==> flow/design.v <==
module half_addr(
    input a,
    input b,
    output sum,
    output carry  
);
assign sum = a ^ b;
assign carry = a & b;
endmodule
module full_addr(
    input a,
    input b,
    input cin,  
    output sum,
    output carry  
);
assign sum = a ^ b ^ cin;
assign carry = (a & b) | (cin & (a ^ b));
endmodule
module i4_addr(
    input  [3:0] a,           
    input  [3:0] b,           
    input        cin,         
    input        valid_in,    
    output [3:0] sum,         
    output       group_g,     
    output       group_p,     
    output       ready_out    
);
wire [3:0] g, p;
assign g = a & b;           
assign p = a | b;           
wire c1, c2, c3;
assign c1 = g[0] | (p[0] & cin);
assign c2 = g[1] | (p[1] & g[0]) | (p[1] & p[0] & cin);
assign c3 = g[2] | (p[2] & g[1]) | (p[2] & p[1] & g[0]) | (p[2] & p[1] & p[0] & cin);
assign group_g = g[3] | (p[3] & g[2]) | (p[3] & p[2] & g[1]) | (p[3] & p[2] & p[1] & g[0]);
assign group_p = p[3] & p[2] & p[1] & p[0];
assign sum[0] = a[0] ^ b[0] ^ cin;
assign sum[1] = a[1] ^ b[1] ^ c1;
assign sum[2] = a[2] ^ b[2] ^ c2;
assign sum[3] = a[3] ^ b[3] ^ c3;
reg ready_out_reg;
always @(*) begin
    if (valid_in) begin
        ready_out_reg = 1'b1;
    end else begin
        ready_out_reg = 1'b0;
    end
end
assign ready_out = ready_out_reg;
endmodule
module i8_addr(
    input  [7:0] a,           
    input  [7:0] b,           
    input        cin,         
    input        valid_in,    
    output [7:0] sum,         
    output       group_g,     
    output       group_p,     
    output       ready_out    
);
wire [3:0] a_low  = a[3:0];
wire [3:0] a_high = a[7:4];
wire [3:0] b_low  = b[3:0];
wire [3:0] b_high = b[7:4];
wire c4;                
wire g_low, p_low;      
wire g_high, p_high;    
wire ready_low, ready_high;
i4_addr cla_low(
    .a(a_low), .b(b_low), .cin(cin), .valid_in(valid_in),
    .sum(sum[3:0]), .group_g(g_low), .group_p(p_low), .ready_out(ready_low)
);
i4_addr cla_high(
    .a(a_high), .b(b_high), .cin(c4), .valid_in(valid_in),
    .sum(sum[7:4]), .group_g(g_high), .group_p(p_high), .ready_out(ready_high)
);
assign c4 = g_low | (p_low & cin);
assign group_g = g_high | (p_high & g_low);
assign group_p = p_high & p_low;
assign ready_out = ready_low & ready_high;
endmodule
module i16_add(
    input  [15:0] a,          
    input  [15:0] b,          
    input        valid_in,    
    output [15:0] sum,        
    output       carry_out,   
    output       ready_out    
);
wire [7:0] a_low  = a[7:0];   
wire [7:0] a_high = a[15:8];  
wire [7:0] b_low  = b[7:0];
wire [7:0] b_high = b[15:8];
wire c0, c8;                
wire g_low, p_low;          
wire g_high, p_high;        
wire ready_low, ready_high; 
assign c0 = 1'b0;           
i8_addr cla_low_8bit(
    .a(a_low), .b(b_low), .cin(c0), .valid_in(valid_in),
    .sum(sum[7:0]), .group_g(g_low), .group_p(p_low), .ready_out(ready_low)
);
i8_addr cla_high_8bit(
    .a(a_high), .b(b_high), .cin(c8), .valid_in(valid_in),
    .sum(sum[15:8]), .group_g(g_high), .group_p(p_high), .ready_out(ready_high)
);
assign c8 = g_low | (p_low & c0);                   
assign carry_out = g_high | (p_high & g_low) | (p_high & p_low & c0);  
assign ready_out = ready_low & ready_high;
endmodule
module i16_sub(
    input  [15:0] a,          
    input  [15:0] b,          
    input        valid_in,    
    output [15:0] diff,       
    output       borrow_out,  
    output       ready_out    
);
wire [15:0] b_neg = ~b;  
wire [7:0] a_low  = a[7:0];
wire [7:0] a_high = a[15:8];
wire [7:0] b_low  = b_neg[7:0];
wire [7:0] b_high = b_neg[15:8];
wire c0, c8;               
wire g_low, p_low;         
wire g_high, p_high;       
wire ready_low, ready_high;
wire carry_result;
assign c0 = 1'b1;           
i8_addr cla_low_8bit(
    .a(a_low), .b(b_low), .cin(c0), .valid_in(valid_in),
    .sum(diff[7:0]), .group_g(g_low), .group_p(p_low), .ready_out(ready_low)
);
i8_addr cla_high_8bit(
    .a(a_high), .b(b_high), .cin(c8), .valid_in(valid_in),
    .sum(diff[15:8]), .group_g(g_high), .group_p(p_high), .ready_out(ready_high)
);
assign c8 = g_low | (p_low & c0);
assign carry_result = g_high | (p_high & g_low) | (p_high & p_low & c0);
assign borrow_out = ~carry_result;
assign ready_out = ready_low & ready_high;
endmodule
module i16_mul(
    input signed [15:0] a,    
    input signed [15:0] b,    
    input        valid_in,
    output signed [15:0] prod,  
    output       ready_out
);
wire sign_a = a[15];
wire sign_b = b[15];
wire sign_res = sign_a ^ sign_b;
wire [15:0] abs_a = sign_a ? (~a + 1'b1) : a;
wire [15:0] abs_b = sign_b ? (~b + 1'b1) : b;
reg [15:0] abs_prod;
integer i;
always @(*) begin
    abs_prod = 16'd0;
    for(i = 0; i < 16; i = i + 1) begin
        if(abs_b[i]) begin
            abs_prod = abs_prod + (abs_a << i);
        end
    end
end
assign prod = sign_res ? (~abs_prod + 1'b1) : abs_prod;
assign ready_out = valid_in;
endmodule
module i16_div(
    input signed [15:0] a,    
    input signed [15:0] b,    
    input        valid_in,
    output signed [15:0] quot,  
    output       ready_out
);
wire sign_a = a[15];
wire sign_b = b[15];
wire sign_res = sign_a ^ sign_b;
wire [15:0] abs_a = sign_a ? (~a + 1'b1) : a;
wire [15:0] abs_b = sign_b ? (~b + 1'b1) : b;
reg [15:0] abs_quot;
reg [31:0] temp_r;  
integer i;
always @(*) begin
    temp_r = 32'd0;
    if (abs_b == 0) begin
        abs_quot = 16'hFFFF;  
    end else begin
        abs_quot = 16'd0;
        temp_r = 32'd0;
        for(i = 15; i >= 0; i = i - 1) begin
            temp_r = temp_r << 1;
            temp_r[0] = abs_a[i];  
            if(temp_r >= {16'd0, abs_b}) begin
                temp_r = temp_r - {16'd0, abs_b};
                abs_quot[i] = 1'b1;
            end
        end
    end
end
assign quot = sign_res ? (~abs_quot + 1'b1) : abs_quot;
assign ready_out = valid_in;
endmodule
module calc(
    input clk,  
    input rst_n,  
    input [7:0] num,
    input [2:0] op,
    input start,
    output reg [15:0] result,
    output reg [15:0] display_val,  
    output [2:0] led_op,  
    output reg stop
);
reg [15:0] local_result;
reg local_stop;
localparam ADD = 3'd6;
localparam SUB = 3'd5;
localparam MUL = 3'd4;
localparam DIV = 3'd1;
localparam ENT = 3'd2;
localparam CLR = 3'd3;
reg [15:0] a, b;
reg [2:0] local_op;
assign led_op = local_op;  
wire [15:0] res_add, res_sub, res_mul, res_div;
i16_add u_add(.a(a), .b(b), .valid_in(1'b1), .sum(res_add), .carry_out(), .ready_out());
i16_sub u_sub(.a(a), .b(b), .valid_in(1'b1), .diff(res_sub), .borrow_out(), .ready_out());
i16_mul u_mul(.a(a), .b(b), .valid_in(1'b1), .prod(res_mul), .ready_out());
i16_div u_div(.a(a), .b(b), .valid_in(1'b1), .quot(res_div), .ready_out());
localparam S_INPUT_A = 2'b00;
localparam S_INPUT_B = 2'b01;
reg [2:0] state;
always @(posedge clk) begin
	if (~rst_n) begin
    	local_stop <= 0;
        a <= 0;
        b <= 0;
        local_result <= 0;
        display_val <= 0;
        local_op <= 0;
        state <= S_INPUT_A;
    end else begin
        if (~start&local_stop) begin
        local_stop <= 0;
        end else if (start&~local_stop) begin
            case (state)
            S_INPUT_A: begin
                if (op == CLR) begin
                    a <= 0; b <= 0; display_val <= 0; local_result <= 0; local_op <= 0;
                end else if (op == ADD || op == SUB || op == MUL || op == DIV) begin
                    local_op <= op;
                    b <= 0;
                    state <= S_INPUT_B;
                end else if (op == 0) begin
                    a <= a * 16'd10 + {8'd0, num};
                    display_val <= a * 16'd10 + {8'd0, num};
                end
            end
            S_INPUT_B: begin
                if (op == CLR) begin
                    a <= 0; b <= 0; display_val <= 0; local_result <= 0; local_op <= 0;
                    state <= S_INPUT_A;
                end else if (op == ENT) begin
                    case (local_op)
                    ADD: begin local_result <= res_add; display_val <= res_add; end
                    SUB: begin local_result <= res_sub; display_val <= res_sub; end
                    DIV: begin local_result <= res_div; display_val <= res_div; end
                    MUL: begin local_result <= res_mul; display_val <= res_mul; end
                    endcase
                    a <= 0;
                    local_op <= 0;  
                    state <= S_INPUT_A;
                end else if (op == 0) begin
                    b <= b * 16'd10 + {8'd0, num};
                    display_val <= b * 16'd10 + {8'd0, num};
                end
            end
            endcase
            local_stop <= 1;
        end
    end
end
always @(posedge clk) begin
    result <= local_result;
    stop <= local_stop;
end
endmodule
export LEC_CHECK = 0
export CAP_MARGIN = 15
export CELL_PAD_IN_SITES_DETAIL_PLACEMENT = 2
export CELL_PAD_IN_SITES_GLOBAL_PLACEMENT = 1
export CORE_MARGIN = 9
export CORE_UTILIZATION = 22
export CTS_CLUSTER_DIAMETER = 175
export GPL_ROUTABILITY_DRIVEN = 1
export GPL_TIMING_DRIVEN = 0
export MAX_ROUTING_LAYER = met4
export MIN_ROUTING_LAYER = met1
export PLACE_DENSITY_LB_ADDON = 0.15
export SLEW_MARGIN = 40
export TNS_END_PERCENT = 45
create_clock -name core_clock -period 80.0 [get_ports {clk}]
run.sh (not shown) runs the stock make flow with config.mk's settings and CLKGATE_MAP_FILE=.
The first run ran to the end with no violations.
Then changed:
Settings changed: CAP_MARGIN 15 to 20, CELL_PAD_IN_SITES_DETAIL_PLACEMENT 2 to default, CELL_PAD_IN_SITES_GLOBAL_PLACEMENT 1 to default, CORE_MARGIN 9 to 2, CORE_UTILIZATION 22 to 40, CTS_CLUSTER_DIAMETER 175 to default, GPL_ROUTABILITY_DRIVEN 1 to default, GPL_TIMING_DRIVEN 0 to default, MAX_ROUTING_LAYER met4 to default, MIN_ROUTING_LAYER met1 to default, PLACE_DENSITY from default to 0.6, PLACE_DENSITY_LB_ADDON 0.15 to default, SLEW_MARGIN 40 to 20, TNS_END_PERCENT 45 to default.
Clock period 80.0 ns to 55.0 ns, I/O delays scaled along.
What happened:
- non-clock buffer count rises by 137
- fmax rises by 42%
- synthesized cell count does not change
- routed wire length falls by about 20%
- clock-buffer cell count does not change
- global-route usage rises by 8.8 points
Then changed:
Settings changed: ABC_AREA from default to 0, CORE_UTILIZATION 40 to 41, CTS_CLUSTER_DIAMETER from default to 386, CTS_CLUSTER_SIZE from default to 100, PLACE_DENSITY 0.6 to default, SLEW_MARGIN 20 to 0.
Via count stays flat.
Fmax barely changes.
Design area drops by 1.0%.
Critical path depth fell by 7.
Worst setup slack is better by 0.038 ns.
Die area drops by 2.4%.
Final cell count goes down by 1.1%.
Then changed:
Settings changed: ABC_AREA 0 to default, CORE_ASPECT_RATIO from default to 1.78, CORE_UTILIZATION 41 to 61, CTS_CLUSTER_DIAMETER 386 to default, CTS_CLUSTER_SIZE 100 to default, PLACE_DENSITY from default to 0.6, SETUP_SLACK_MARGIN from default to -2.0, SLEW_MARGIN 0 to 20.
Effect: Die size is lower by 32%; design area is lower by 3.4%; routed wire length is higher by 12%; hold slack loses 0.0051 ns.
